==> flow/design.v <==
module nbyn #(parameter x_coord ='d0,parameter y_coord='d0,X=2,Y=2,data_width=32, x_size=1, y_size=1,total_width=(x_size+y_size+data_width),sw_no=X*Y)  
(
input wire clk,
input wire rstn,
input wire i_ready_r,
input wire i_ready_t,
input wire i_valid_l,
input wire i_valid_b,
input wire i_valid_pe,
output wire o_ready_l,
output wire o_ready_b,
output reg  o_ready_pe,
output reg o_valid_r,
output reg o_valid_t,
output reg o_valid_pe,
input wire [total_width-1:0] i_data_l,
input wire [total_width-1:0] i_data_b,
input wire [total_width-1:0] i_data_pe,
output reg [total_width-1:0] o_data_r,
output reg [total_width-1:0] o_data_t,
output reg [total_width-1:0] o_data_pe
);
wire leftToPe;
wire bottomToPe;
wire peTope;
reg  leftToRight;
reg leftToTop;
reg bottomToRight;
reg bottomToTop;
wire peToTop;
wire peToRight;
assign  o_ready_l = 1'b1;
assign  o_ready_b = 1'b1;
assign leftToPe = ((i_data_l[x_size-1:0]==x_coord) & (i_data_l[x_size+y_size-1:x_size]==y_coord) & i_valid_l);
always @(*)
begin
    if(i_valid_l)
    begin
        if(i_data_l[x_size-1:0]!=x_coord)
        begin
            leftToTop = 1'b0;
            leftToRight = 1'b1;
        end
        else if(i_data_l[x_size+y_size-1:x_size]!=y_coord)
        begin
            leftToTop   = 1'b1;
            leftToRight = 1'b0;
        end
        else
        begin
            leftToTop   = 1'b0;
            leftToRight = 1'b0;
        end
    end
    else
    begin
         leftToTop = 1'b0;
         leftToRight = 1'b0;
    end
end
always @(*)
begin
    if(i_valid_b)
    begin
        if(i_data_b[x_size+y_size-1:x_size]!=y_coord)
        begin
            bottomToTop   = 1'b1;
            bottomToRight = 1'b0;
        end
        else if(i_data_b[x_size-1:0]!=x_coord)
        begin
            bottomToTop = 1'b0;
            bottomToRight = 1'b1;
        end
        else
        begin
            bottomToTop   = 1'b0;
            bottomToRight = 1'b0;
        end
    end
    else
    begin
         bottomToTop = 1'b0;
         bottomToRight = 1'b0;
    end
end
assign bottomToPe = ((i_data_b[x_size-1:0]==x_coord) & (i_data_b[x_size+y_size-1:x_size]==y_coord) & i_valid_b);
assign peTope = ((i_data_pe[x_size-1:0]==x_coord) & (i_data_pe[x_size+y_size-1:x_size]==y_coord) & i_valid_pe & o_ready_pe);
assign peToRight = ((i_data_pe[x_size-1:0]!=x_coord) & i_valid_pe & o_ready_pe);
assign peToTop = (~peToRight & (i_data_pe[x_size+y_size-1:x_size]!=y_coord) & i_valid_pe & o_ready_pe);
always @(*)
begin
	if((~leftToRight & ~leftToTop) | (~bottomToTop & ~bottomToRight))
	begin
		o_ready_pe = 1'b1;
	end
	else
	begin
		o_ready_pe = 1'b0;
	end
end
always @(posedge clk)
begin
	if(!rstn)
		o_valid_r <=1'b0;
	if(bottomToRight) 
	begin
		o_data_r  <= i_data_b;
		o_valid_r <= 1'b1;
	end
	else if(leftToTop)
	begin
		if(bottomToTop)
		begin
			o_data_r <= i_data_b;
			o_valid_r <= 1'b1;
		end
		else if(peToTop|peToRight)
		begin
			o_data_r <= i_data_pe;
			o_valid_r <= 1'b1;
		end
		else if(bottomToPe & peTope)
		begin
			o_data_r <= i_data_b;
			o_valid_r <= 1'b1;
		end
		else
			o_valid_r <= 1'b0;
	end
	else if(peToTop)
	begin
		if(bottomToTop)
		begin
			o_data_r  <= i_data_b;
			o_valid_r <= 1'b1;
		end
		else if(leftToRight)
		begin
			o_data_r  <= i_data_l;
			o_valid_r <= 1'b1;
		end
		else if(bottomToPe & leftToPe)
		begin
			o_data_r  <= i_data_l;
			o_valid_r <= 1'b1;
		end
		else
			o_valid_r <= 1'b0;
	end
	else if(leftToPe & bottomToPe)
	begin
		o_data_r  <= i_data_l;
		o_valid_r <= 1'b1;
	end
	else if(leftToPe & peTope)
	begin
		o_data_r <= i_data_l;
		o_valid_r <= 1'b1;
	end
	else if(leftToRight)
	begin
		o_data_r  <= i_data_l;
		o_valid_r <= 1'b1;
	end
	else if(peToRight)
	begin
		o_data_r <=i_data_pe;
		o_valid_r <=1'b1;
	end
	else
	begin
		o_valid_r <=1'b0;
	end
end
always @(posedge clk)
begin
	if(!rstn)
		o_valid_t <= 1'b0;
	else if(bottomToRight) 
	begin
		if(leftToRight|leftToTop)
		begin
			o_data_t <= i_data_l;
			o_valid_t <= 1'b1;
		end
		else if(peToRight|peToTop)  
		begin
			o_data_t <= i_data_pe;
			o_valid_t <= 1'b1;
		end
		else if(leftToPe & peTope)
		begin
			o_data_t <= i_data_l;
			o_valid_t <= 1'b1;
		end
		else
			o_valid_t <= 1'b0;
	end
	else if(leftToTop)
	begin
		o_data_t <= i_data_l;
		o_valid_t <= 1'b1;
	end
	else if(peToTop)
	begin
		o_data_t  <= i_data_pe;
		o_valid_t <= 1'b1;
	end
	else if(leftToRight)
	begin
		if(bottomToTop)
		begin
			o_data_t <= i_data_b;
			o_valid_t <= 1'b1;
		end
		else if(peToRight)
		begin
			o_data_t <= i_data_pe;
			o_valid_t <= 1'b1;
		end
		else if(bottomToPe & peTope)
		begin
			o_data_t <= i_data_b;
			o_valid_t <= 1'b1;
		end
		else
			o_valid_t <= 1'b0;
	end
	else if(leftToPe & bottomToPe) 
	begin
		if(peToRight|peToTop)
		begin
			o_data_t <= i_data_pe;
			o_valid_t <= 1'b1;
		end
		else if(peTope)
		begin
			o_data_t <= i_data_b;
			o_valid_t <= 1'b1;
		end
		else
			o_valid_t <= 1'b0;
	end
	else if(bottomToPe & peTope)
	begin
		o_data_t <= i_data_b;
		o_valid_t <= 1'b1;
	end
	else if(bottomToTop)
	begin
		o_data_t <=i_data_b;
		o_valid_t <=1'b1;
	end
	else if(peToTop)
	begin
		o_data_t <= i_data_pe;
		o_valid_t <= 1'b1;
	end
	else
		o_valid_t <= 1'b0;
end
always @(posedge clk)
begin
	if(!rstn)
		o_valid_pe <= 1'b0; 
	else if(peTope)
	begin
		o_data_pe <= i_data_pe;
		o_valid_pe <=1'b1;
	end
	else if(bottomToPe)
	begin
		o_data_pe  <= i_data_b;
		o_valid_pe <= 1'b1;
	end
	else if(leftToPe)
	begin
		o_data_pe <= i_data_l;
		o_valid_pe <= 1'b1;
	end
	else
		o_valid_pe <=1'b0;
end
endmodule
module openNocTop #(parameter X=2,Y=2,data_width=32, x_size=1, y_size=1,total_width=(x_size+y_size+data_width),sw_no=X*Y)
(
input wire clk,
input wire rstn,
input wire [(X*Y)-1:0] r_valid_pe,
input wire [(total_width*X*Y)-1:0] r_data_pe,
output wire [(X*Y)-1:0] r_ready_pe,
output wire [(X*Y)-1:0] w_valid_pe,
output wire [(total_width*X*Y)-1:0] w_data_pe
);
wire  r_ready_r[X*Y-1:0];
wire  r_ready_t[X*Y-1:0];
wire  r_valid_l[X*Y-1:0];
wire  r_valid_b[X*Y-1:0];
wire  w_ready_l[X*Y-1:0];
wire  w_ready_b[X*Y-1:0];
wire  w_valid_r[X*Y-1:0];
wire  w_valid_t[X*Y-1:0];
wire [total_width-1:0]  w_data_r[X*Y-1:0];
wire [total_width-1:0]  w_data_t[X*Y-1:0];
generate
genvar x, y; 
for (x=0;x<X;x=x+1) begin:xs
   for (y=0; y<Y; y=y+1) begin:ys
      if(x==0 & y==0)
	     begin: instnce
		     nbyn #(.x_coord(x),.y_coord(y),.X(X),.Y(Y),.data_width(data_width), .x_size(x_size), .y_size(y_size),.total_width(total_width))
			   nbyn_instance(
			         .clk(clk), 
			         .rstn(rstn),     
                     .i_ready_r(r_ready_r[(y*X)+x]),    
			         .i_ready_t(r_ready_t[(y*X)+x]), 
					 .i_valid_l(w_valid_r[(y*X)+x+X-1]),
					 .i_valid_b(w_valid_t[(y*X)+x+(Y-1)*X]), 
					 .i_valid_pe(r_valid_pe[x+X*y:x+X*y]),
					 .o_ready_l(r_ready_r[(y*X)+x+X-1]),	 
					 .o_ready_b(r_ready_t[(y*X)+x+(Y-1)*X]), 
                     .o_ready_pe(r_ready_pe[x+X*y:x+X*y]),					 
					 .o_valid_r(w_valid_r[y*X+x]),
					 .o_valid_t(w_valid_t[y*X+x]), 
					 .o_valid_pe(w_valid_pe[x+X*y:x+X*y]),
					 .i_data_l(w_data_r[(y*X)+x+X-1]),	
                     .i_data_b(w_data_t[(y*X)+x+(Y-1)*X]), 
                     .o_data_r(w_data_r[y*X+x]),
                     .o_data_t(w_data_t[y*X+x]), 
					 .i_data_pe(r_data_pe[(total_width*x)+(total_width*X*y)+:total_width]),
					 .o_data_pe(w_data_pe[(total_width*x)+(total_width*X*y)+:total_width])
					 );
		 end
       else if(x!=0 & y==0)
	     begin: instnce
              nbyn #(.x_coord(x),.y_coord(y),.X(X),.Y(Y),.data_width(data_width), .x_size(x_size), .y_size(y_size),.total_width(total_width))
			     nbyn_instance(		  
			         .clk(clk), 
			         .rstn(rstn),     
                     .i_ready_r(r_ready_r[(y*X)+x]),     
			         .i_ready_t(r_ready_t[(y*X)+x]),
					 .i_valid_l(w_valid_r[(y*X)+x-1]),		
					 .i_valid_b(w_valid_t[(y*X)+x+(Y-1)*X]),
					 .i_valid_pe(r_valid_pe[x+X*y:x+X*y]),
					 .o_ready_l(r_ready_r[(y*X)+x-1]),		
					 .o_ready_b(r_ready_t[(y*X)+x+(Y-1)*X]),
					 .o_ready_pe(r_ready_pe[x+X*y:x+X*y]),
					 .o_valid_r(w_valid_r[(y*X)+x]),					  
					 .o_valid_t(w_valid_t[(y*X)+x]),
                     .o_valid_pe(w_valid_pe[x+X*y:x+X*y]),					 
					 .i_data_l(w_data_r[(y*X)+x-1]),			
                     .i_data_b(w_data_t[(y*X)+x+(Y-1)*X]),
                     .o_data_r(w_data_r[(y*X)+x]),
                     .o_data_t(w_data_t[(y*X)+x]),
					 .i_data_pe(r_data_pe[(total_width*x)+(total_width*X*y)+:total_width]),
					 .o_data_pe(w_data_pe[(total_width*x)+(total_width*X*y)+:total_width]));
		 end
      else if(x==0 & y!=0 )
	     begin: instnce
		     nbyn #(.x_coord(x),.y_coord(y),.X(X),.Y(Y),.data_width(data_width), .x_size(x_size), .y_size(y_size),.total_width(total_width))
			    nbyn_instance(
			         .clk(clk),   
			         .rstn(rstn),   
                     .i_ready_r(r_ready_r[(y*X)+x]),     
			         .i_ready_t(r_ready_t[(y*X)+x]),
					 .i_valid_l(w_valid_r[(y*X)+x+X-1]),						  
					 .i_valid_b(w_valid_t[(y*X)+x-X]),
                     .i_valid_pe(r_valid_pe[x+X*y:x+X*y]),					 
					 .o_ready_l(r_ready_r[(y*X)+x+X-1]),						  
					 .o_ready_b(r_ready_t[(y*X)+x-X]),
					 .o_ready_pe(r_ready_pe[x+X*y:x+X*y]),
					 .o_valid_r(w_valid_r[(y*X)+x]),						  
					 .o_valid_t(w_valid_t[(y*X)+x]),
					   .o_valid_pe(w_valid_pe[x+X*y:x+X*y]),	
					 .i_data_l(w_data_r[(y*X)+x+X-1]),						 
                     .i_data_b(w_data_t[(y*X)+x-X]),
                     .o_data_r(w_data_r[(y*X)+x]),
                     .o_data_t(w_data_t[(y*X)+x]),
					 .i_data_pe(r_data_pe[(total_width*x)+(total_width*X*y)+:total_width]),
					 .o_data_pe(w_data_pe[(total_width*x)+(total_width*X*y)+:total_width]))
					 ;
		 end		 
      else if(x!=0 & y!=0)
	     begin: instnce
		     nbyn #(.x_coord(x),.y_coord(y),.X(X),.Y(Y),.data_width(data_width), .x_size(x_size), .y_size(y_size),.total_width(total_width))
			    nbyn_instance(
			         .clk(clk),
			         .rstn(rstn),      
                     .i_ready_r(r_ready_r[(y*X)+x]),     
			         .i_ready_t(r_ready_t[(y*X)+x]),
					 .i_valid_l(w_valid_r[(y*X)+x-1]),						  
					 .i_valid_b(w_valid_t[(y*X)+x-X]),
					 .i_valid_pe(r_valid_pe[x+X*y:x+X*y]),	
					 .o_ready_l(r_ready_r[(y*X)+x-1]),						  
					 .o_ready_b(r_ready_t[(y*X)+x-X]),
					 .o_ready_pe(r_ready_pe[x+X*y:x+X*y]),
					 .o_valid_r(w_valid_r[(y*X)+x]),						  
					 .o_valid_t(w_valid_t[(y*X)+x]),
				     .o_valid_pe(w_valid_pe[x+X*y:x+X*y]),
					 .i_data_l(w_data_r[(y*X)+x-1]),						 
                     .i_data_b(w_data_t[(y*X)+x-X]),
                     .o_data_r(w_data_r[(y*X)+x]),
                     .o_data_t(w_data_t[(y*X)+x]),
					 .i_data_pe(r_data_pe[(total_width*x)+(total_width*X*y)+:total_width]),
					 .o_data_pe(w_data_pe[(total_width*x)+(total_width*X*y)+:total_width]));
		    end
	    end
      end			
endgenerate 
endmodule
==> flow/run.sh <==
#!/bin/bash
# the make line also repeats each setting of config.mk as NAME=value (left out here)
make -C /OpenROAD-flow-scripts/flow DESIGN_CONFIG=/design/flow/config.mk WORK_HOME=/design/flow/orfs CLKGATE_MAP_FILE= finish
==> flow/config.mk <==
export PLATFORM = sky130hd
export DESIGN_NAME = openNocTop
export DESIGN_NICKNAME = openNocTop
export VERILOG_FILES = /design/flow/design.v
export SDC_FILE = /design/flow/constraint.sdc
export NUM_CORES = 4
export LEC_CHECK = 0
export CAP_MARGIN = 20
export CORE_MARGIN = 2
export CORE_UTILIZATION = 64
export CTS_CLUSTER_SIZE = 49
export MAX_ROUTING_LAYER = met4
export SETUP_SLACK_MARGIN = -0.22
export SLEW_MARGIN = 20
==> flow/constraint.sdc <==
create_clock -name core_clock -period 2.19 [get_ports {clk}]
set_input_delay 0.4380 -clock core_clock [delete_from_list [all_inputs] [get_ports {clk}]]
set_output_delay 0.4380 -clock core_clock [all_outputs]
set_load 0.01 [all_outputs]
==> impl_metrics.json, run 1 <==
{
  "xor_share_pct": 0,
  "netSwitchingFraction_pct": 45.24,
  "ys_chip_area_sq_um": 26990,
  "antenna_left": 0,
  "power_density_nw_per_um2": 1774,
  "top_area_share_pct": 45.40,
  "grt_pass1_wl_mm": 170.2,
  "crit_type": "reg2reg",
  "crit_required_ps": 2520,
  "holdPathStages": 2,
  "yosysSeqAreaShare_pct": 46.29,
  "fin_worst_skew_ps": 30.15,
  "maxCapViolCount": 0,
  "comb_power_share_pct": 53.7,
  "drc_errors": 0,
  "p_switching_uw": 28730,
  "synthTopCellsByArea": "edfxtp_1 45%, nand2_1 5.0%, nor2_1 3.9%, o21ai_0 3.8%, mux2i_1 3.5%",
  "fp_util_pct": 64.62,
  "hold_class": "in2reg",
  "gp_congestion": 1.164,
  "clkTransAtPathRegs_ps": 70,
  "final_util_pct": 85.73,
  "p_clk_uw": 8040,
  "area_delta_synth_final_pct": 32.66,
  "worstMarginPinSlew_ps": 680.0,
  "num_io_pins": 286,
  "maxPowerGroup": "combinational cells",
  "rsz0062_at_grt": "yes",
  "synth_cell_types": 76,
  "dpl_cell_area_sq_um": 33150,
  "dr.first_iter.drc_count": 6494,
  "comb_area_sq_um": 14060,
  "p_comb_uw": 34100,
  "finalSetupTns_ps": -87430,
  "cts_hold_buf": 0,
  "port_buffers": 285,
  "ff_type": "edfxtp_1",
  "fa_ha_area_share_pct": 0,
  "numSynthFlops": 420,
  "yosys_warnings": 5,
  "clockBufferDepth": 3,
  "path_buffers": 3,
  "finalWorstSetupSlack_ps": -325.7,
  "die_area_sq_um": 43820,
  "openroad.warnings": 31,
  "relSlewSlack_pct": 54.19,
  "yosys.area_share.simple_pct": 15.57,
  "die_x_um": 209.3,
  "worst_path_largest_cell_delay_ps": 510,
  "hp-start": "r_data_pe[133]",
  "cts_made_buffers": 45,
  "synthCells": 2869,
  "crit_top_cell": "buf_4",
  "cts-root-buf": "clkbuf_16",
  "synth_area_sq_um": 26990,
  "grt_usage_pct": 53.12,
  "ys_sh_aoi_pct": 29.92,
  "grt_max_degree": 67,
  "cts_tree": "built",
  "power.leakage_uw": 0.01340,
  "vdd_drop_max_v": 0.002026,
  "antenna_found_initial": 5,
  "post_drt_wl_per_cell_um": 30.20,
  "synth.comb.largest_family": "AND-OR/OR-AND gates",
  "p_int_uw": 34780,
  "edf_count": 408,
  "final_area_sq_um": 35800,
  "fin_crit_sh_pct": 114.9,
  "cp-start-kind": "flip-flop",
  "nFillCells": 2195,
  "core_sq_um": 41760,
  "firstDrtPassIters": 14,
  "hold_viol": 0,
  "cts_sinks": 420,
  "ys_cells": 2869,
  "die.size.y_um": 209.3,
  "nets": 3487,
  "top_cells_by_count": "408 x edfxtp_1, 360 x nand2_1, 280 x nor2_1",
  "setup_viol": 622,
  "cp-end-kind": "flip-flop",
  "clock.latency.late_pin_ps": 610,
  "clkPwrFrac_pct": 12.7,
  "hpwl_mm": 80.32,
  "worst_r2r_path_depth": 8,
  "overflow": 0,
  "vias_per_cell": 7.740,
  "row_count": 75,
  "so_faults": "setup timing",
  "synth_nets": 3011,
  "regArea_sq_um": 12500,
  "crit_fanout": 8,
  "powerSeq_uw": 21400,
  "min_period_ps": 2516,
  "synth.avg_cell_area_sq_um": 9.406,
  "yosysTopAreaCell": "edfxtp_1",
  "clock.fmax_ghz": 0.3975,
  "worstPathArrival_ps": 2840,
  "path_depth": 8,
  "grt_pass1_vias": 27640,
  "async_flop_share_pct": 0,
  "synth.most_common_cell": "edfxtp_1",
  "wl_mm": 118.5,
  "slew_violations": 0,
  "crit_chain": "buf_4 -> buf_4 -> nand2b_1 -> a21oi_2 -> buf_6 -> a22oi_1 -> nor2b_1 -> o211ai_1",
  "p_seq_share_pct": 33.7,
  "critical-path-top-delay-family": "AND-OR/OR-AND gates",
  "synth.mux.area_fraction_pct": 3.487,
  "htreeDepth": 2,
  "regToRegSetupSlack_ps": -330,
  "cpMaxStageDelayCell": "edfxtp_1",
  "num_vias": 30370,
  "outcome": "finished with violations"
}
[through the flow]
step                      cells  total power (uW)  hold WS [ps]  setup slack [ps]
after floorplan            2869             35420         545.7            -591.2
after global placement     3790             49360         629.3            -511.3
after detailed placement   3790             50380         620.8            -579.4
after CTS                  3898             59210         612.6            -325.4
after global routing       3923             64760         638.3            -338.6
final                      3924             63510         625.5            -325.7
[metal layers]
layer,up-vias,GRT usage (%),wire (um)
met5,-,-,0
met4,0,33.28,11280
met3,937,16.76,21750
met2,3521,74.09,48050
met1,13750,67.29,37430
li1,12170,-,-
[cell type report]
class | instances | area share (%)
clock buffer | 49 | 3.247
timing repair buffer | 703 | 19.42
tap | 539 | 1.884
clock inverter | 33 | 0.9366
inverter | 28 | 0.2936
multi-input combinational | 2147 | 39.28
antenna | 5 | 0.03495
sequential | 420 | 34.90
[timing repair]
action | in CTS | in global routing
buffers inserted | 26 | 24
gates cloned | 2 | 4
pin swaps | 12 | 40
resized | 46 | 119
endpoints found under the setup margin | 179 | 470
==> run 2: changes to the inputs <==
ABC_AREA = 0   (was default)
CAP_MARGIN = 5   (was 20)
CELL_PAD_IN_SITES_DETAIL_PLACEMENT = 2   (was default)
CORE_ASPECT_RATIO = 1.63   (was default)
CORE_UTILIZATION = 34   (was 64)
CTS_CLUSTER_SIZE = 94   (was 49)
GPL_TIMING_DRIVEN = 1   (was default)
MAX_ROUTING_LAYER = default   (was met4)
SETUP_SLACK_MARGIN = -0.39   (was -0.22)
SLEW_MARGIN = 15   (was 20)
TNS_END_PERCENT = 80   (was default)
clock period = 4.73 ns   (was 2.19 ns; I/O delays follow)
==> run 2 against run 1 <==
Net effect: now clean on timing, DRC and antenna; clock skew fell by 8.4 ps; synthesized cell count did not move; clock power is 56% lower; worst setup slack improved by 1200 ps; critical path depth shrank 4; combinational power down 61%; core utilization shrank 44 points; die size increased by 86%; sequential power down about 50%; non-clock buffer count shrank 309; global-route usage decreased by 18 points.
==> impl_metrics.json, run 2 <==
{
  "finalWorstSetupSlack_ps": 898.5,
  "worstMarginPinSlew_ps": 1254,
  "netSwitchingFraction_pct": 49.10,
  "cp-endpoint": "r_ready_pe[0]",
  "grt_max_degree": 82,
  "slew_violations": 0,
  "regToRegSetupSlack_ps": 1220,
  "p_comb_uw": 13200,
  "dr.first_iter.drc_count": 3390,
  "vias_per_cell": 6.876,
  "pre_cts_ws_ps": 687.7,
  "yosysTopAreaCell": "edfxtp_1",
  "synth_nets": 3011,
  "cts_resized": 0,
  "vdd_drop_max_v": 0.0003362,
  "grt_pass1_vias": 28800,
  "worst_path_largest_cell_delay_ps": 680,
  "rsz0062_at_grt": "no",
  "clock.latency.late_pin_ps": 630,
  "yosys_warnings": 5,
  "p_int_uw": 13950,
  "crit_fanout": 12,
  "overflow": 0,
  "xor_share_pct": 0,
  "clkPwrFrac_pct": 13.0,
  "critical-path-top-delay-family": "buffers and inverters",
  "cpMaxStageDelayCell": "edfxtp_1",
  "cp-start-kind": "flip-flop",
  "final_area_sq_um": 32480,
  "dp_cells": 3985,
  "firstDrtPassIters": 6,
  "antenna_found_initial": 4,
  "drc_errors": 0,
  "ys_sh_aoi_pct": 29.92,
  "comb_power_share_pct": 48.2,
  "die_x_um": 224.7,
  "synthTopCellsByArea": "edfxtp_1 45%, nand2_1 5.0%, nor2_1 3.9%, o21ai_0 3.8%, mux2i_1 3.5%",
  "ys_cells": 2869,
  "cp-end-kind": "output port",
  "path_buffers": 2,
  "hp-start": "xs[0].ys[0].instnce.nbyn_instance.o_data_t[14]",
  "fp_util_pct": 34.37,
  "synth.avg_cell_area_sq_um": 9.406,
  "path_depth": 4,
  "clockBufferDepth": 3,
  "min_period_ps": 3832,
  "maxCapViolCount": 0,
  "yosys.area_share.simple_pct": 15.57,
  "hold_class": "reg2reg",
  "grt_usage_pct": 34.88,
  "die_area_sq_um": 81710,
  "powerSeq_uw": 10600,
  "fin_worst_skew_ps": 21.78,
  "synth.mux.area_fraction_pct": 3.487,
  "area_delta_synth_final_pct": 20.36,
  "numSynthFlops": 420,
  "worstPathArrival_ps": 2890,
  "crit_required_ps": 3780,
  "edf_count": 408,
  "post_cts_buffers": 0,
  "clkTransAtPathRegs_ps": 70,
  "crit_type": "reg2out",
  "cts_hold_buf": 0,
  "top_cells_by_count": "408 x edfxtp_1, 360 x nand2_1, 280 x nor2_1",
  "relSlewSlack_pct": 16.41,
  "yosysSeqAreaShare_pct": 46.29,
  "clock.fmax_ghz": 0.2610,
  "fin_crit_sh_pct": 81.00,
  "ys_chip_area_sq_um": 26990,
  "maxPowerGroup": "combinational cells",
  "num_io_pins": 286,
  "synth.most_common_cell": "edfxtp_1",
  "gp_congestion": 0.9688,
  "outcome": "complete, no violations",
  "synthCells": 2869,
  "synth_cell_types": 76,
  "power_density_nw_per_um2": 843.6,
  "nFillCells": 8294,
  "dpl_cell_area_sq_um": 31120,
  "worst_r2r_path_depth": 5,
  "cts-root-buf": "clkbuf_16",
  "cts_tree": "built",
  "p_switching_uw": 13450,
  "final_util_pct": 41.37,
  "p_clk_uw": 3550,
  "hold_viol": 0,
  "openroad.warnings": 26,
  "instances_no_fill": 4066,
  "port_buffers": 285,
  "top_area_share_pct": 45.40,
  "die.size.y_um": 363.7,
  "htreeDepth": 2,
  "async_flop_share_pct": 0,
  "num_vias": 27960,
  "fa_ha_area_share_pct": 0,
  "synth.comb.largest_family": "AND-OR/OR-AND gates",
  "ff_type": "edfxtp_1",
  "nets": 3177,
  "power.leakage_uw": 0.01139,
  "setup_viol": 0,
  "crit_chain": "o21ai_1 -> nor2_1 -> inv_1 -> clkdlybuf4s50_1",
  "hpwl_mm": 102.7,
  "grt_pass1_wl_mm": 207.7,
  "holdPathStages": 2,
  "row_count": 131,
  "cts_sinks": 420,
  "p_seq_share_pct": 38.9,
  "core_sq_um": 78510,
  "cts_made_buffers": 45,
  "wl_mm": 145.0,
  "antenna_left": 0,
  "post_drt_wl_per_cell_um": 35.66,
  "synth_area_sq_um": 26990
}
## run 2: per-layer routing
layer  part of all wire, %  wire length (um)  track usage (%)  vias up
li1                      -                 -                -    11530
met5                 0.018                26                0        -
met1                    36             52490            41.64    14250
met3                   8.0             11610            5.166      460
met4                    10             15060            30.22        4
met2                    45             65800            55.01     1722
## run 2: through the flow
| step | total power (uW) | setup TNS, ps | hold WS (ps) |
|---|---|---|---|
| after floorplan | 16280 | -3825 | 545.7 |
| after global routing | 28230 | 0 | 690.6 |
| after CTS | 26810 | 0 | 630.9 |
| after detailed placement | 23060 | 0 | 620.6 |
| final | 27400 | 0 | 634.7 |
| after global placement | 22420 | 0 | 605.2 |
## run 2: cell type report
cell class	instances	area, sq um	share of cell area, %
Multi-Input combinational cell	2146	13580	41.80
Sequential cell	420	12490	38.46
Timing Repair Buffer	394	3709	11.42
Tap cell	997	1247	3.841
Clock buffer	50	1145	3.525
Clock inverter	29	201.4	0.6202
Inverter	28	105.1	0.3236
Antenna cell	2	5.005	0.01541
==> run 3: changes to the inputs <==
ABC_AREA = default   (was 0)
CAP_MARGIN = 20   (was 5)
CELL_PAD_IN_SITES_DETAIL_PLACEMENT = default   (was 2)
CORE_ASPECT_RATIO = default   (was 1.63)
CORE_UTILIZATION = 40   (was 34)
CTS_CLUSTER_SIZE = default   (was 94)
GPL_TIMING_DRIVEN = 0   (was 1)
PLACE_DENSITY_LB_ADDON = 0.03   (was default)
SETUP_SLACK_MARGIN = default   (was -0.39)
SLEW_MARGIN = 20   (was 15)
TNS_END_PERCENT = default   (was 80)
clock period = 5.0 ns   (was 4.73 ns; I/O delays follow)
==> run 3 against run 2 <==
Net effect: clock power barely moved; synthesized area unchanged; non-clock buffer count grew 180; die size decreased by 15%; largest power group unchanged; highest routed layer unchanged; power decreased by 5.6%; wire length fell by 11%; critical path depth rose by 5; final cell count rose by 1.5%.
==> impl_metrics.json, run 3 <==
{
  "post_drt_wl_per_cell_um": 31.09,
  "cts-root-buf": "clkbuf_16",
  "path_depth": 9,
  "grt_pass1_vias": 25470,
  "cts_sinks": 420,
  "clock.fmax_ghz": 0.2388,
  "die.size.y_um": 263.7,
  "hold_class": "reg2reg",
  "p_comb_uw": 13200,
  "clockBufferDepth": 3,
  "numSynthFlops": 420,
  "crit_chain": "clkdlybuf4s50_1 -> buf_2 -> and3b_1 -> clkbuf_1 -> o21ai_1 -> nor2_1 -> clkbuf_1 -> a211oi_1 -> o21ai_0",
  "power.leakage_uw": 0.01156,
  "gp_congestion": 1.012,
  "synthTopCellsByArea": "edfxtp_1 45%, nand2_1 5.0%, nor2_1 3.9%, o21ai_0 3.8%, mux2i_1 3.5%",
  "area_delta_synth_final_pct": 21.86,
  "post_cts_buffers": 0,
  "powerSeq_uw": 9110,
  "cts_tree": "built",
  "antenna_found_initial": 10,
  "grt_usage_pct": 35.49,
  "relSlewSlack_pct": 24.40,
  "grt_util_met3_pct": 7.243,
  "die_area_sq_um": 69560,
  "worst_path_largest_cell_delay_ps": 710,
  "overflow": 0,
  "final_area_sq_um": 32890,
  "cts_hold_buf": 0,
  "cp-end-kind": "flip-flop",
  "maxCapViolCount": 0,
  "top_area_share_pct": 45.40,
  "num_vias": 27710,
  "critical-path-top-delay-family": "buffers and inverters",
  "min_period_ps": 4187,
  "pre_cts_ws_ps": 398.3,
  "path_buffers": 4,
  "cts_resized": 0,
  "synth.comb.largest_family": "AND-OR/OR-AND gates",
  "fa_ha_area_share_pct": 0,
  "dr.first_iter.drc_count": 4049,
  "drc_errors": 0,
  "fin_worst_skew_ps": 32.92,
  "power.total_uw": 25870,
  "top_usage_layer": "met2",
  "grt_pass1_wl_mm": 181.4,
  "vdd_drop_max_v": 0.0003138,
  "firstDrtPassIters": 9,
  "crit_top_cell": "clkbuf_1",
  "wl_mm": 128.4,
  "power_density_nw_per_um2": 786.7,
  "synth.mux.area_fraction_pct": 3.487,
  "clkTransAtPathRegs_ps": 70,
  "cts_made_buffers": 48,
  "core_sq_um": 67040,
  "openroad.warnings": 26,
  "rsz0062_at_grt": "no",
  "slew_violations": 0,
  "yosysSeqAreaShare_pct": 46.29,
  "clock.latency.late_pin_ps": 620,
  "crit_required_ps": 5300,
  "htreeDepth": 2,
  "top_cells_by_count": "408 x edfxtp_1, 360 x nand2_1, 280 x nor2_1",
  "p_seq_share_pct": 35.2,
  "maxPowerGroup": "combinational cells",
  "dpl_cell_area_sq_um": 31340,
  "crit_fanout": 10,
  "synth_area_sq_um": 26990,
  "port_buffers": 283,
  "yosys_warnings": 5,
  "comb_power_share_pct": 51.1,
  "synth.avg_cell_area_sq_um": 9.406,
  "p_clk_uw": 3540,
  "async_flop_share_pct": 0,
  "instances_no_fill": 4129,
  "holdPathStages": 2,
  "cpMaxStageDelayCell": "o21ai_0",
  "worstPathArrival_ps": 4490,
  "synth_nets": 3011,
  "finalSetupTns_ps": 0,
  "yosysTopAreaCell": "edfxtp_1",
  "cp-endpoint": "xs[0].ys[0].instnce.nbyn_instance.o_data_r[22]",
  "met1_usage_pct": 48.13,
  "worst_r2r_path_depth": 7,
  "vias_per_cell": 6.711,
  "ys_sh_aoi_pct": 29.92,
  "setup_viol": 0,
  "p_int_uw": 13480,
  "crit_path_start": "r_valid_pe[0]",
  "yosys.area_share.simple_pct": 15.57,
  "synth_cell_types": 76,
  "crit_type": "in2reg",
  "fp_util_pct": 40.25,
  "groute.layer.met2.usage_pct": 53.48,
  "xor_share_pct": 0,
  "outcome": "complete, no violations",
  "nets": 3360,
  "cp-start-kind": "input port",
  "ys_cells": 2869,
  "synth.most_common_cell": "edfxtp_1",
  "hold_viol": 0,
  "regToRegSetupSlack_ps": 1230,
  "finalWorstSetupSlack_ps": 813.1,
  "hpwl_mm": 97.63,
  "synthCells": 2869,
  "num_io_pins": 286,
  "antenna_left": 0,
  "ys_chip_area_sq_um": 26990,
  "ff_type": "edfxtp_1",
  "dp_cells": 4041,
  "p_switching_uw": 12390,
  "row_count": 95,
  "fin_crit_sh_pct": 83.74,
  "grt_max_degree": 35,
  "clkPwrFrac_pct": 13.7,
  "worstMarginPinSlew_ps": 1132,
  "edf_count": 408,
  "netSwitchingFraction_pct": 47.89,
  "die_x_um": 263.7
}
-- run 3: per-stage QoR --
step                utilization, %  hold WS, ps
floorplan                        -        545.7
global placement             46.12        669.9
detailed placement           46.75        669.3
CTS                          49.05        676.0
global route                 49.05        726.5
finish                       49.05        657.3
-- run 3: area by class of cell --
class | instances | area [sq um]
diodes | 2 | 5.005
plain buffers | 275 | 1170
clock buffers | 54 | 1255
clock inverters | 32 | 282.8
fillers | 6260 | 34150
inverters | 28 | 105.1
multi-input cells | 2146 | 13380
flip-flops and latches | 420 | 12490
well taps | 873 | 1092
repair buffers | 299 | 3102
-- run 3: metal layers --
layer | part of all wire [%] | vias up
met2 | 43 | 1950
met3 | 11 | 368
met5 | 0.046 | -
met1 | 40 | 13470
li1 | - | 11910
met4 | 6.5 | 12
==> run 4: changes to the inputs <==
ABC_AREA = 1   (was default)
CORE_UTILIZATION = 45   (was 40)
CTS_CLUSTER_DIAMETER = 395   (was default)
GPL_TIMING_DRIVEN = default   (was 0)
PLACE_DENSITY_LB_ADDON = default   (was 0.03)
clock period = 2.02 ns   (was 5.0 ns; I/O delays follow)
==> run 4 against run 3 <==
Net effect: now fails the layout checks on setup timing; clock skew down 17 ps; final cell count up 80%; die size up 17%; cell area up 56%; highest routed layer unchanged.
==> impl_metrics.json, run 4 <==
{
  "outcome": "finished with violations",
  "so_faults": "setup timing",
  "netSwitchingFraction_pct": 50.03,
  "gp_congestion": 1.012,
  "drc_errors": 0,
  "fin_worst_skew_ps": 15.63,
  "finalSetupTns_ps": -107450,
  "crit_required_ps": 1620,
  "cp-end-kind": "output port",
  "powerSeq_uw": 24000,
  "maxCapViolCount": 0,
  "crit_type": "reg2out",
  "vdd_drop_max_v": 0.0009080,
  "top_area_share_pct": 34.39,
  "hpwl_mm": 123.9,
  "die_x_um": 285.4,
  "yosysTopAreaCell": "edfxtp_1",
  "die_area_sq_um": 81440,
  "numSynthFlops": 420,
  "yosysSeqAreaShare_pct": 35.06,
  "clkTransAtPathRegs_ps": 60,
  "synth.mux.area_fraction_pct": 0,
  "cp-start-kind": "flip-flop",
  "path_depth": 5,
  "grt_usage_pct": 42.16,
  "ys_cells": 5627,
  "die.size.y_um": 285.4,
  "cpMaxStageDelayCell": "edfxtp_1",
  "fin_crit_sh_pct": 115.3,
  "nFillCells": 6857,
  "cts_tree": "built",
  "regToRegSetupSlack_ps": -300,
  "yosys.area_share.simple_pct": 38.84,
  "setup_viol": 747,
  "worst_path_largest_cell_delay_ps": 520,
  "critical-path-top-delay-family": "flip-flops",
  "dr.first_iter.drc_count": 7106,
  "final_util_pct": 64.96,
  "synth_area_sq_um": 35630,
  "antenna_found_initial": 5,
  "p_int_uw": 43340,
  "openroad.warnings": 29,
  "clock.latency.late_pin_ps": 640,
  "hold_viol": 0,
  "crit_top_cell": "buf_4",
  "worstPathArrival_ps": 1930,
  "dpl_cell_area_sq_um": 43980,
  "grt_max_degree": 69,
  "ff_type": "edfxtp_1",
  "holdPathStages": 3,
  "ys_sh_aoi_pct": 15.31,
  "power.leakage_uw": 0.02384,
  "num_vias": 45570,
  "top_cells_by_count": "2307 x nand2_1, 631 x nand3_1, 520 x inv_1",
  "cts_sinks": 420,
  "clockBufferDepth": 3,
  "yosys_warnings": 5,
  "area_delta_synth_final_pct": 43.55,
  "core_sq_um": 78740,
  "maxPowerGroup": "combinational cells",
  "final_area_sq_um": 51150,
  "firstDrtPassIters": 7,
  "row_count": 103,
  "post_drt_wl_per_cell_um": 25.05,
  "clock.fmax_ghz": 0.4292,
  "fa_ha_area_share_pct": 0,
  "antenna_left": 0,
  "worstMarginPinSlew_ps": 632.7,
  "fp_util_pct": 45.25,
  "grt_pass1_vias": 39160,
  "cp-endpoint": "r_ready_pe[3]",
  "nets": 6471,
  "p_comb_uw": 52900,
  "finalWorstSetupSlack_ps": -309.8,
  "synth_cell_types": 41,
  "xor_share_pct": 0,
  "port_buffers": 285,
  "crit_fanout": 3,
  "slew_violations": 0,
  "hold_class": "in2reg",
  "ys_chip_area_sq_um": 35630,
  "p_switching_uw": 43390,
  "cts_made_buffers": 51,
  "vias_per_cell": 6.142,
  "p_clk_uw": 9830,
  "power_density_nw_per_um2": 1696,
  "crit_chain": "a21oi_2 -> nand2_4 -> buf_4 -> buf_4 -> buf_6",
  "htreeDepth": 2,
  "worst_r2r_path_depth": 11,
  "wl_mm": 185.8,
  "async_flop_share_pct": 0,
  "rsz0062_at_grt": "yes",
  "synth.avg_cell_area_sq_um": 6.332,
  "p_seq_share_pct": 27.6,
  "num_io_pins": 286,
  "path_buffers": 3,
  "cts-root-buf": "clkbuf_16",
  "relSlewSlack_pct": 57.37,
  "clkPwrFrac_pct": 11.3,
  "hp-start": "r_data_pe[124]",
  "synthCells": 5627,
  "synth.comb.largest_family": "simple AND/OR/NAND/NOR gates",
  "overflow": 0,
  "synth.most_common_cell": "nand2_1",
  "min_period_ps": 2330,
  "synthTopCellsByArea": "edfxtp_1 34%, nand2_1 24%, nand3_1 8.9%, inv_1 5.5%, o21ai_0 4.2%",
  "synth_nets": 5769,
  "grt_pass1_wl_mm": 257.6,
  "comb_power_share_pct": 61.0,
  "edf_count": 408
}
-- run 4: timing repair --
action	4_1_cts	5_1_grt
pin swaps	55	186
setup buffers	87	71
endpoints found under the setup margin	698	778
gates cloned	27	32
hold buffers	0	0
resized	249	530
-- run 4: cell type report --
class / count / area (sq um) / area share, %
multi-input cells: 4246 / 21770 / 42.56
flip-flops and latches: 420 / 12490 / 24.43
repair buffers: 1054 / 11710 / 22.90
inverters: 556 / 2147 / 4.198
clock buffers: 62 / 1380 / 2.698
well taps: 1050 / 1314 / 2.568
clock inverters: 30 / 330.3 / 0.6458
diodes: 1 / 2.502 / 0.004892
-- run 4: layer usage --
metal | up-vias | wire length, um | track usage [%] | share of wire (%)
met3 | 721 | 26530 | 9.704 | 14
li1 | 20270 | - | - | -
met5 | - | 239 | 1.163 | 0.13
met2 | 3571 | 76600 | 61.03 | 41
met4 | 8 | 14130 | 24.29 | 7.6
met1 | 21000 | 68330 | 57.50 | 37
-- run 4: per-stage QoR --
step / power (uW) / worst slack, ps / std cells / hold WS [ps]
global placement: 66380 / -508.3 / 7125 / 667.6
floorplan: 44530 / -641.0 / 5627 / 567.7
finish: 86730 / -309.8 / 7419 / 549.9
detailed placement: 66510 / -575.8 / 7125 / 664.4
global route: 90390 / -373.0 / 7418 / 562.3
CTS: 80050 / -178.5 / 7328 / 539.8
==> run 5: changes to the inputs <==
ABC_AREA = default   (was 1)
CORE_UTILIZATION = 68   (was 45)
CTS_CLUSTER_DIAMETER = default   (was 395)
CTS_CLUSTER_SIZE = 33   (was default)
clock period = 2.19 ns   (was 2.02 ns; I/O delays follow)
==> run 5 against run 4 <==
Net effect: the flow now stops in global routing; synthesized cell count is 49% lower; synthesized area is 24% lower; die size shrank 49%.
==> impl_metrics.json, run 5 <==
{
  "cts-root-buf": "clkbuf_16",
  "port_buffers": 285,
  "cts_sinks": 420,
  "numSynthFlops": 420,
  "synth_nets": 3011,
  "htreeDepth": 2,
  "ff_type": "edfxtp_1",
  "ys_chip_area_sq_um": 26990,
  "yosysSeqAreaShare_pct": 46.29,
  "async_flop_share_pct": 0,
  "stop_error": "[ERROR GRT-0116] Global routing finished with congestion. Check the congestion regions in the DRC Viewer.",
  "outcome": "did not finish",
  "stop_stage": "global routing",
  "synth.most_common_cell": "edfxtp_1",
  "die_x_um": 203.2,
  "die.size.y_um": 203.2,
  "row_count": 72,
  "ys_cells": 2869,
  "synth.comb.largest_family": "AND-OR/OR-AND gates",
  "die_area_sq_um": 41290,
  "dp_cells": 3771,
  "synth.avg_cell_area_sq_um": 9.406,
  "ys_sh_aoi_pct": 29.92,
  "top_cells_by_count": "408 x edfxtp_1, 360 x nand2_1, 280 x nor2_1",
  "xor_share_pct": 0,
  "pre_cts_ws_ps": -653.4,
  "synthTopCellsByArea": "edfxtp_1 45%, nand2_1 5.0%, nor2_1 3.9%, o21ai_0 3.8%, mux2i_1 3.5%",
  "hpwl_mm": 80.22,
  "clockBufferDepth": 3,
  "dpl_cell_area_sq_um": 33290,
  "num_io_pins": 286,
  "synth_area_sq_um": 26990,
  "yosys_warnings": 5,
  "overflow": 14,
  "synth_cell_types": 76,
  "edf_count": 408,
  "yosys.area_share.simple_pct": 15.57,
  "fp_util_pct": 69.34,
  "cts_hold_buf": 0,
  "cts_made_buffers": 44,
  "synthCells": 2869,
  "fa_ha_area_share_pct": 0,
  "synth.mux.area_fraction_pct": 3.487,
  "top_area_share_pct": 45.40,
  "gp_congestion": 1.167,
  "core_sq_um": 38920,
  "yosysTopAreaCell": "edfxtp_1",
  "grt_usage_pct": 76.41
}
run 5: stage by stage:
| step | utilization (%) | hold WS (ps) |
|---|---|---|
| after CTS | 94.87 | 653.3 |
| after detailed placement | 85.53 | 641.2 |
| after global placement | 85.51 | 611.3 |
| after floorplan | - | 545.7 |
run 5: timing repair:
action	CTS
gates cloned	19
resized	283
pin swaps	118
setup buffers	58
endpoints found under the setup margin	554
run 5: per-layer routing:
metal  overflow  track usage, %
met5          0           34.29
met4          2           71.69
met3          4           63.18
met2          8           92.75
met1          0           76.64
==> run 6: changes to the inputs <==
CAP_MARGIN = 40   (was 20)
CELL_PAD_IN_SITES_DETAIL_PLACEMENT = 1   (was default)
CORE_UTILIZATION = 34   (was 68)
CTS_CLUSTER_SIZE = 84   (was 33)
GPL_ROUTABILITY_DRIVEN = 0   (was default)
MAX_ROUTING_LAYER = met5   (was default)
MIN_ROUTING_LAYER = met1   (was default)
SETUP_SLACK_MARGIN = 0.4   (was default)
TNS_END_PERCENT = 30   (was default)
clock period = 2.61 ns   (was 2.19 ns; I/O delays follow)
==> run 6 against run 5 <==
Net effect: the run now finishes clean; synthesized area unchanged; die size up 98%; synthesized cell count unchanged.
==> impl_metrics.json, run 6 <==
{
  "outcome": "complete, no violations",
  "vias_per_cell": 6.796,
  "hpwl_mm": 92.96,
  "area_delta_synth_final_pct": 45.81,
  "netSwitchingFraction_pct": 45.49,
  "slew_violations": 0,
  "worst_r2r_path_depth": 7,
  "synth.mux.area_fraction_pct": 3.487,
  "crit_type": "reg2reg",
  "cts_sinks": 420,
  "port_buffers": 285,
  "die_x_um": 285.7,
  "clock.fmax_ghz": 0.3987,
  "antenna_found_initial": 6,
  "path_buffers": 2,
  "cpMaxStageDelayCell": "edfxtp_1",
  "clock.latency.late_pin_ps": 640,
  "synth.comb.largest_family": "AND-OR/OR-AND gates",
  "power_density_nw_per_um2": 1510,
  "p_clk_uw": 7550,
  "regArea_sq_um": 12500,
  "die.size.y_um": 285.7,
  "yosys_warnings": 5,
  "power.total_uw": 59410,
  "synthTopCellsByArea": "edfxtp_1 45%, nand2_1 5.0%, nor2_1 3.9%, o21ai_0 3.8%, mux2i_1 3.5%",
  "htreeDepth": 2,
  "fa_ha_area_share_pct": 0,
  "edf_count": 408,
  "instances_no_fill": 4519,
  "vdd_drop_max_v": 0.0005598,
  "ys_chip_area_sq_um": 26990,
  "p_comb_uw": 33600,
  "post_drt_wl_per_cell_um": 32.58,
  "num_io_pins": 286,
  "grt_pass1_vias": 28580,
  "cp-endpoint": "xs[0].ys[0].instnce.nbyn_instance.o_data_r[32]",
  "die_area_sq_um": 81640,
  "clkTransAtPathRegs_ps": 70,
  "num_vias": 30710,
  "regToRegSetupSlack_ps": 100,
  "numSynthFlops": 420,
  "synth_cell_types": 76,
  "holdPathStages": 2,
  "firstDrtPassIters": 6,
  "fin_crit_sh_pct": 96.10,
  "hold_class": "reg2reg",
  "openroad.warnings": 29,
  "worst_path_largest_cell_delay_ps": 500,
  "p_seq_share_pct": 30.7,
  "comb_power_share_pct": 56.6,
  "top_area_share_pct": 45.40,
  "fp_util_pct": 34.27,
  "row_count": 103,
  "wl_met1_mm": 52.26,
  "synth.most_common_cell": "edfxtp_1",
  "dp_cells": 4237,
  "relSlewSlack_pct": 61.53,
  "path_depth": 7,
  "cts-root-buf": "clkbuf_16",
  "p_int_uw": 32380,
  "power.leakage_uw": 0.01450,
  "synthCells": 2869,
  "hold_viol": 0,
  "wl_met2_mm": 64.59,
  "grt_usage_pct": 31.53,
  "ys_cells": 2869,
  "cts_tree": "built",
  "clockBufferDepth": 3,
  "top_cells_by_count": "408 x edfxtp_1, 360 x nand2_1, 280 x nor2_1",
  "worstMarginPinSlew_ps": 577.1,
  "top_layer": "met5",
  "async_flop_share_pct": 0,
  "synth_nets": 3011,
  "grt_pass1_wl_mm": 193.9,
  "yosysSeqAreaShare_pct": 46.29,
  "p_switching_uw": 27030,
  "cp-start-kind": "flip-flop",
  "comb_area_sq_um": 15020,
  "nets": 3567,
  "rsz0062_at_grt": "yes",
  "antenna_left": 0,
  "wl_mm": 147.2,
  "hp-start": "xs[0].ys[0].instnce.nbyn_instance.o_data_t[5]",
  "cp-end-kind": "flip-flop",
  "crit_required_ps": 2940,
  "powerSeq_uw": 18200,
  "maxCapViolCount": 0,
  "crit_fanout": 16,
  "ys_sh_aoi_pct": 29.92,
  "maxPowerGroup": "combinational cells",
  "drc_errors": 0,
  "min_period_ps": 2508,
  "ff_type": "edfxtp_1",
  "r2r-end": "xs[0].ys[0].instnce.nbyn_instance.o_data_r[32]",
  "core_sq_um": 78740,
  "cts_hold_buf": 0,
  "wl_met3_mm": 19.34,
  "fin_worst_skew_ps": 46.69,
  "grt_max_degree": 63,
  "xor_share_pct": 0,
  "synth.avg_cell_area_sq_um": 9.406,
  "yosys.area_share.simple_pct": 15.57,
  "nFillCells": 8384,
  "cts_made_buffers": 51,
  "yosysTopAreaCell": "edfxtp_1",
  "worstPathArrival_ps": 2840,
  "critical-path-top-delay-family": "AND-OR/OR-AND gates",
  "setup_viol": 0,
  "synth_area_sq_um": 26990,
  "crit_chain": "buf_6 -> or3b_4 -> a21oi_4 -> o21ai_4 -> buf_12 -> a211oi_1 -> o21ai_0",
  "clkPwrFrac_pct": 12.7,
  "dr.first_iter.drc_count": 4828,
  "overflow": 0
}
run 6: timing repair:
| action | 4_1_cts | 5_1_grt |
|---|---|---|
| resized | 199 | 284 |
| cloned | 18 | 32 |
| setup endpoints to repair | 669 | 668 |
| pin swaps | 60 | 141 |
| buffers inserted | 65 | 70 |
run 6: layout make-up:
class	count	share of cell area, %
antenna	3	0.01908
clock buffer	60	3.329
clock inverter	34	0.9412
inverter	28	0.2766
multi-input combinational	2146	38.18
sequential	420	31.77
tap	1050	3.339
timing repair buffer	778	22.15
run 6: stage by stage:
step | util, % | hold slack, ps | worst slack, ps | area (sq um) | TNS [ps]
floorplan | - | 545.7 | -255.2 | 27280 | -28450
global placement | 42.59 | 593.4 | -333.5 | 33530 | -32470
detailed placement | 42.59 | 612.7 | -320.4 | 33540 | -50710
CTS | 46.85 | 650.0 | 271.2 | 36890 | 0
global route | 49.97 | 701.3 | 66.70 | 39350 | 0
finish | 49.97 | 650.7 | 101.9 | 39350 | 0
run 6: metal layers:
metal	up-vias	global-route usage, %
li1	12340	-
met1	14990	41.53
met2	2663	48.35
met3	707	7.185
met4	6	16.45
met5	-	0
==> run 7: changes to the inputs <==
ABC_AREA = 0   (was default)
CAP_MARGIN = 20   (was 40)
CELL_PAD_IN_SITES_DETAIL_PLACEMENT = 0   (was 1)
CORE_ASPECT_RATIO = 0.85   (was default)
CORE_UTILIZATION = 60   (was 34)
CTS_CLUSTER_SIZE = 94   (was 84)
GPL_ROUTABILITY_DRIVEN = default   (was 0)
GPL_TIMING_DRIVEN = 1   (was default)
MAX_ROUTING_LAYER = default   (was met5)
MIN_ROUTING_LAYER = default   (was met1)
SETUP_SLACK_MARGIN = 0.42   (was 0.4)
TNS_END_PERCENT = 80   (was 30)
clock period = 3.21 ns   (was 2.61 ns; I/O delays follow)
==> run 7 against run 6 <==
Net effect: via count is 7.7% lower; clock power is 27% lower; synthesized cell count stayed put; power is 33% lower; combinational power down 41%; flip-flop count did not move; cell area is 16% lower; clock-buffer cell count fell by 6.
==> impl_metrics.json, run 7 <==
{
  "finalSetupTns_ps": 0,
  "cts-root-buf": "clkbuf_16",
  "gp_congestion": 1.086,
  "hpwl_mm": 80.32,
  "vdd_drop_max_v": 0.0006665,
  "htreeDepth": 2,
  "p_int_uw": 21610,
  "die_x_um": 234.0,
  "power.leakage_uw": 0.01197,
  "critical-path-top-delay-family": "AND-OR/OR-AND gates",
  "die_area_sq_um": 46690,
  "synth.mux.area_fraction_pct": 3.487,
  "overflow": 0,
  "ys_sh_aoi_pct": 29.92,
  "crit_fanout": 34,
  "hold_class": "reg2reg",
  "dr.first_iter.drc_count": 6659,
  "maxPowerGroup": "combinational cells",
  "synth.most_common_cell": "edfxtp_1",
  "cts_made_buffers": 44,
  "p_switching_uw": 18410,
  "grt_pass1_wl_mm": 166.1,
  "fin_crit_sh_pct": 87.66,
  "core_sq_um": 44330,
  "antenna_found_initial": 7,
  "crit_top_cell": "buf_4",
  "clock.fmax_ghz": 0.3554,
  "clockBufferDepth": 3,
  "hold_viol": 0,
  "worstMarginPinSlew_ps": 1027,
  "port_buffers": 285,
  "clkTransAtPathRegs_ps": 70,
  "comb_power_share_pct": 49.2,
  "ys_chip_area_sq_um": 26990,
  "row_count": 71,
  "finalWorstSetupSlack_ps": 396.2,
  "relSlewSlack_pct": 31.51,
  "synth_area_sq_um": 26990,
  "top_cells_by_count": "408 x edfxtp_1, 360 x nand2_1, 280 x nor2_1",
  "yosys_warnings": 5,
  "netSwitchingFraction_pct": 46.00,
  "worst_r2r_path_depth": 8,
  "area_delta_synth_final_pct": 22.47,
  "synthCells": 2869,
  "crit_path_start": "xs[0].ys[0].instnce.nbyn_instance.o_data_t[1]",
  "ys_cells": 2869,
  "synth.comb.largest_family": "AND-OR/OR-AND gates",
  "yosysSeqAreaShare_pct": 46.29,
  "power.total_uw": 40030,
  "worst_path_largest_cell_delay_ps": 600,
  "crit_type": "reg2reg",
  "yosysTopAreaCell": "edfxtp_1",
  "cp-start-kind": "flip-flop",
  "powerSeq_uw": 14800,
  "num_io_pins": 286,
  "nets": 3258,
  "nFillCells": 3055,
  "crit_required_ps": 3530,
  "firstDrtPassIters": 10,
  "r2r-start": "xs[0].ys[0].instnce.nbyn_instance.o_data_t[1]",
  "min_period_ps": 2814,
  "fp_util_pct": 60.88,
  "wl_mm": 114.8,
  "maxCapViolCount": 0,
  "xor_share_pct": 0,
  "p_clk_uw": 5520,
  "power_density_nw_per_um2": 1211,
  "antenna_left": 0,
  "synth.avg_cell_area_sq_um": 9.406,
  "setup_viol": 0,
  "fa_ha_area_share_pct": 0,
  "edf_count": 408,
  "drc_errors": 0,
  "hp-start": "xs[0].ys[0].instnce.nbyn_instance.o_data_t[18]",
  "fin_worst_skew_ps": 31.88,
  "post_drt_wl_per_cell_um": 30.74,
  "path_depth": 8,
  "rsz0062_at_grt": "yes",
  "synth_nets": 3011,
  "outcome": "complete, no violations",
  "clkPwrFrac_pct": 13.8,
  "p_seq_share_pct": 37.0,
  "holdPathStages": 2,
  "grt_max_degree": 65,
  "cts_tree": "built",
  "synthTopCellsByArea": "edfxtp_1 45%, nand2_1 5.0%, nor2_1 3.9%, o21ai_0 3.8%, mux2i_1 3.5%",
  "cts_sinks": 420,
  "cpMaxStageDelayCell": "a211oi_1",
  "ff_type": "edfxtp_1",
  "yosys.area_share.simple_pct": 15.57,
  "top_area_share_pct": 45.40,
  "async_flop_share_pct": 0,
  "die.size.y_um": 199.5,
  "path_buffers": 3,
  "synth_cell_types": 76,
  "grt_usage_pct": 48.30,
  "worstPathArrival_ps": 3140,
  "p_comb_uw": 19700,
  "slew_violations": 0,
  "regToRegSetupSlack_ps": 400,
  "num_vias": 28360,
  "clock.latency.late_pin_ps": 610,
  "vias_per_cell": 7.594,
  "grt_pass1_vias": 25950,
  "openroad.warnings": 31,
  "cp-end-kind": "flip-flop",
  "numSynthFlops": 420,
  "pre_cts_ws_ps": 26.07,
  "crit_chain": "buf_4 -> nor2b_1 -> buf_4 -> o311ai_4 -> nand2_1 -> a211oi_1 -> a2111oi_4 -> buf_12"
}
[run 7: timing repair]
action / CTS / global route
endpoints found under the setup margin: 4 / 36
gates resized: 10 / 11
hold buffers: 0 / 0
buffers inserted: 6 / 10
[run 7: cell type report]
class | instances | area (sq um) | share of cell area [%]
sequential | 420 | 12500 | 37.81
timing repair buffer | 476 | 4594 | 13.90
clock inverter | 24 | 315.3 | 0.9540
tap | 584 | 730.7 | 2.211
clock buffer | 54 | 1180 | 3.570
inverter | 28 | 105.1 | 0.3180
antenna | 2 | 5.005 | 0.01514
multi-input combinational | 2146 | 13620 | 41.22
[run 7: metrics by stage]
stage | utilization (%) | cell area [sq um] | std cells | hold WS [ps]
finish | 74.55 | 33050 | 3734 | 647.3
floorplan | - | 27200 | 2869 | 545.7
detailed placement | 70.75 | 31360 | 3638 | 628.7
CTS | 74.30 | 32930 | 3722 | 639.2
global placement | 70.75 | 31360 | 3638 | 611.7
global route | 74.54 | 33040 | 3732 | 669.5
[run 7: metal layers]
layer	routed length (um)	up-vias	global-route usage [%]
li1	-	11690	-
met3	21070	713	19.04
met4	10160	6	31.62
met1	37240	13070	61.65
met5	37	-	0
met2	46260	2872	67.86
==> run 8: changes to the inputs <==
ABC_AREA = default   (was 0)
CELL_PAD_IN_SITES_DETAIL_PLACEMENT = default   (was 0)
CORE_ASPECT_RATIO = default   (was 0.85)
CORE_UTILIZATION = 67   (was 60)
CTS_CLUSTER_DIAMETER = 352   (was default)
CTS_CLUSTER_SIZE = 32   (was 94)
GPL_TIMING_DRIVEN = default   (was 1)
HOLD_SLACK_MARGIN = -0.09   (was default)
MAX_ROUTING_LAYER = met4   (was default)
SETUP_SLACK_MARGIN = 0.69   (was 0.42)
TNS_END_PERCENT = 75   (was 80)
clock period = 2.39 ns   (was 3.21 ns; I/O delays follow)
==> run 8 against run 7 <==
Net effect: synthesized cell count is the same; the flow now stops in global routing; die size is 10% lower; synthesized area is the same.
==> impl_metrics.json, run 8 <==
{
  "overflow": 5766,
  "grt_usage_pct": 115.9,
  "ys_sh_aoi_pct": 29.92,
  "synth_nets": 3011,
  "die_area_sq_um": 41900,
  "yosys_warnings": 5,
  "yosysTopAreaCell": "edfxtp_1",
  "die.size.y_um": 204.7,
  "cts-root-buf": "clkbuf_16",
  "synth_area_sq_um": 26990,
  "ys_cells": 2869,
  "async_flop_share_pct": 0,
  "numSynthFlops": 420,
  "synth_cell_types": 76,
  "yosys.area_share.simple_pct": 15.57,
  "edf_count": 408,
  "hpwl_mm": 79.98,
  "clockBufferDepth": 3,
  "cts_sinks": 420,
  "xor_share_pct": 0,
  "cts_made_buffers": 17,
  "dp_cells": 3741,
  "synthTopCellsByArea": "edfxtp_1 45%, nand2_1 5.0%, nor2_1 3.9%, o21ai_0 3.8%, mux2i_1 3.5%",
  "fp_util_pct": 67.92,
  "stop_error": "[ERROR GRT-0232] Routing congestion too high. Check the congestion heatmap in the GUI.",
  "ys_chip_area_sq_um": 26990,
  "die_x_um": 204.7,
  "fa_ha_area_share_pct": 0,
  "synth.comb.largest_family": "AND-OR/OR-AND gates",
  "synth.mux.area_fraction_pct": 3.487,
  "top_cells_by_count": "408 x edfxtp_1, 360 x nand2_1, 280 x nor2_1",
  "synthCells": 2869,
  "core_sq_um": 39730,
  "stop_stage": "global routing",
  "yosysSeqAreaShare_pct": 46.29,
  "num_io_pins": 286,
  "top_area_share_pct": 45.40,
  "ff_type": "edfxtp_1",
  "port_buffers": 285,
  "synth.most_common_cell": "edfxtp_1",
  "cts_hold_buf": 0,
  "gp_congestion": 1.185,
  "outcome": "did not finish",
  "pre_cts_ws_ps": -644.3,
  "row_count": 73,
  "htreeDepth": 1,
  "synth.avg_cell_area_sq_um": 9.406
}
## run 8: timing repair
item                                    in CTS
gates resized                              120
endpoints found under the setup margin     971
pin swaps                                   46
gates cloned                                 7
buffers inserted                            45
## run 8: layer usage
| layer | global-route usage (%) | GRT overflow |
|---|---|---|
| met5 | - | - |
| met4 | 119.2 | 847 |
| met3 | 95.78 | 392 |
| met2 | 150.2 | 4212 |
| met1 | 97.69 | 315 |
## run 8: metrics by stage
stage               area (sq um)  hold slack, ps
floorplan                  27750           545.7
global placement           33070           610.6
detailed placement         33070           636.8
CTS                        34590           651.0
==> run 9: changes to the inputs <==
CORE_UTILIZATION = 66   (was 67)
CTS_CLUSTER_DIAMETER = default   (was 352)
HOLD_SLACK_MARGIN = default   (was -0.09)
MAX_ROUTING_LAYER = default   (was met4)
SETUP_SLACK_MARGIN = default   (was 0.69)
TNS_END_PERCENT = default   (was 75)
==> run 9 against run 8 <==
Net effect: the layout now fails its checks (setup timing); synthesized cell count is the same; synthesized area is the same; die size grew 1.5%.
==> impl_metrics.json, run 9 <==
{
  "numSynthFlops": 420,
  "r2r-start": "xs[0].ys[0].instnce.nbyn_instance.o_data_t[1]",
  "gp_congestion": 1.117,
  "synth.most_common_cell": "edfxtp_1",
  "crit_type": "reg2reg",
  "min_to": "xs[0].ys[0].instnce.nbyn_instance.o_data_t[20]",
  "cp-end-kind": "flip-flop",
  "netSwitchingFraction_pct": 46.19,
  "worstMarginPinSlew_ps": 687.6,
  "outcome": "finished with violations",
  "power_density_nw_per_um2": 1645,
  "maxPowerGroup": "combinational cells",
  "clock.fmax_ghz": 0.3845,
  "worst_r2r_path_depth": 9,
  "min_period_ps": 2601,
  "rsz0062_at_grt": "yes",
  "p_switching_uw": 27100,
  "antenna_left": 0,
  "yosys.area_share.simple_pct": 15.57,
  "firstDrtPassIters": 15,
  "yosysTopAreaCell": "edfxtp_1",
  "clock.latency.late_pin_ps": 600,
  "vdd_drop_max_v": 0.001622,
  "comb_area_sq_um": 14170,
  "hpwl_mm": 79.36,
  "core_sq_um": 40550,
  "cts-root-buf": "clkbuf_16",
  "critical-path-top-delay-family": "AND-OR/OR-AND gates",
  "synth_cell_types": 76,
  "ys_cells": 2869,
  "cts_tree": "built",
  "crit_required_ps": 2730,
  "dr.first_iter.drc_count": 7363,
  "groute.layer.met2.usage_pct": 76.07,
  "nets": 3454,
  "fin_crit_sh_pct": 108.8,
  "worstPathArrival_ps": 2940,
  "finalWorstSetupSlack_ps": -210.9,
  "synthTopCellsByArea": "edfxtp_1 45%, nand2_1 5.0%, nor2_1 3.9%, o21ai_0 3.8%, mux2i_1 3.5%",
  "cpMaxStageDelayCell": "edfxtp_1",
  "regToRegSetupSlack_ps": -210,
  "nFillCells": 1873,
  "p_clk_uw": 7160,
  "diodes": 0,
  "grt_util_met3_pct": 22.34,
  "p_comb_uw": 31700,
  "path_buffers": 4,
  "wl_mm": 123.2,
  "setup_viol": 134,
  "relSlewSlack_pct": 54.05,
  "comb_power_share_pct": 54.1,
  "drc_errors": 0,
  "fin_worst_skew_ps": 21.68,
  "grt_pass1_vias": 27310,
  "top_cells_by_count": "408 x edfxtp_1, 360 x nand2_1, 280 x nor2_1",
  "top_area_share_pct": 45.40,
  "xor_share_pct": 0,
  "instances_no_fill": 3876,
  "p_int_uw": 31560,
  "met1_usage_pct": 67.66,
  "yosysSeqAreaShare_pct": 46.29,
  "grt_max_degree": 66,
  "die_area_sq_um": 42520,
  "final_util_pct": 87.96,
  "die.size.y_um": 206.2,
  "fa_ha_area_share_pct": 0,
  "regArea_sq_um": 12490,
  "so_faults": "setup timing",
  "num_io_pins": 286,
  "grt_pass1_wl_mm": 169.0,
  "slew_violations": 0,
  "p_seq_share_pct": 33.7,
  "area_delta_synth_final_pct": 32.19,
  "crit_path_start": "xs[0].ys[0].instnce.nbyn_instance.o_data_t[1]",
  "crit_fanout": 9,
  "hold_viol": 0,
  "clkPwrFrac_pct": 12.2,
  "port_buffers": 285,
  "synth_area_sq_um": 26990,
  "fp_util_pct": 66.54,
  "post_drt_wl_per_cell_um": 31.78,
  "num_vias": 31240,
  "die_x_um": 206.2,
  "ys_chip_area_sq_um": 26990,
  "holdPathStages": 2,
  "dp_cells": 3725,
  "async_flop_share_pct": 0,
  "ys_sh_aoi_pct": 29.92,
  "path_depth": 9,
  "synth.mux.area_fraction_pct": 3.487,
  "synth.comb.largest_family": "AND-OR/OR-AND gates",
  "grt_usage_pct": 53.59,
  "yosys_warnings": 5,
  "power.leakage_uw": 0.01328,
  "top_usage_layer": "met2",
  "edf_count": 408,
  "cts_hold_buf": 0,
  "htreeDepth": 2,
  "antenna_found_initial": 5,
  "synthCells": 2869,
  "clkTransAtPathRegs_ps": 70,
  "powerSeq_uw": 19800,
  "row_count": 74,
  "clockBufferDepth": 3,
  "openroad.warnings": 31,
  "ff_type": "edfxtp_1",
  "hold_class": "reg2reg",
  "synth.avg_cell_area_sq_um": 9.406,
  "cp-start-kind": "flip-flop",
  "vias_per_cell": 8.060,
  "cts_made_buffers": 45,
  "crit_chain": "nor2b_1 -> buf_4 -> o311ai_4 -> buf_12 -> buf_12 -> buf_4 -> o221ai_1 -> a2bb2oi_2 -> o21ai_1",
  "maxCapViolCount": 0,
  "synth_nets": 3011,
  "worst_path_largest_cell_delay_ps": 510,
  "cts_sinks": 420,
  "overflow": 0
}
run 9: layer usage:
| layer | share of wire, % | vias up | wire length, um |
|---|---|---|---|
| li1 | - | 12080 | - |
| met1 | 30 | 14010 | 37180 |
| met2 | 39 | 3885 | 48440 |
| met3 | 20 | 1253 | 24040 |
| met4 | 11 | 10 | 13370 |
| met5 | 0.11 | - | 132 |
run 9: what timing repair did:
action | 4_1_cts | 5_1_grt
setup endpoints to repair | 233 | 476
pin swaps | 14 | 43
buffers inserted | 15 | 40
gates resized | 71 | 142
cloned | 4 | 17
run 9: area by class of cell:
cell class / instances / share of cell area (%)
clock inverter: 31 / 0.8137
multi-input combinational: 2148 / 39.73
timing repair buffer: 669 / 19.08
tap: 532 / 1.866
sequential: 420 / 35.03
inverter: 28 / 0.2946
clock buffer: 48 / 3.188
run 9: through the flow:
step                      hold WS, ps  area (sq um)  total power (uW)  setup WS, ps  TNS, ps
after floorplan                 545.7         27320             32470        -431.2   -33940
after global placement          620.6         32710             44570        -423.5  -102560
after detailed placement        620.9         32710             45590        -523.4  -142000
after CTS                       644.3         34570             53660        -62.09   -65.02
after global routing            679.8         35670             59350        -200.5    -9378
final                           651.2         35670             58660        -210.9    -7475
No activity file was given, so power comes from the tool's default toggle rates.
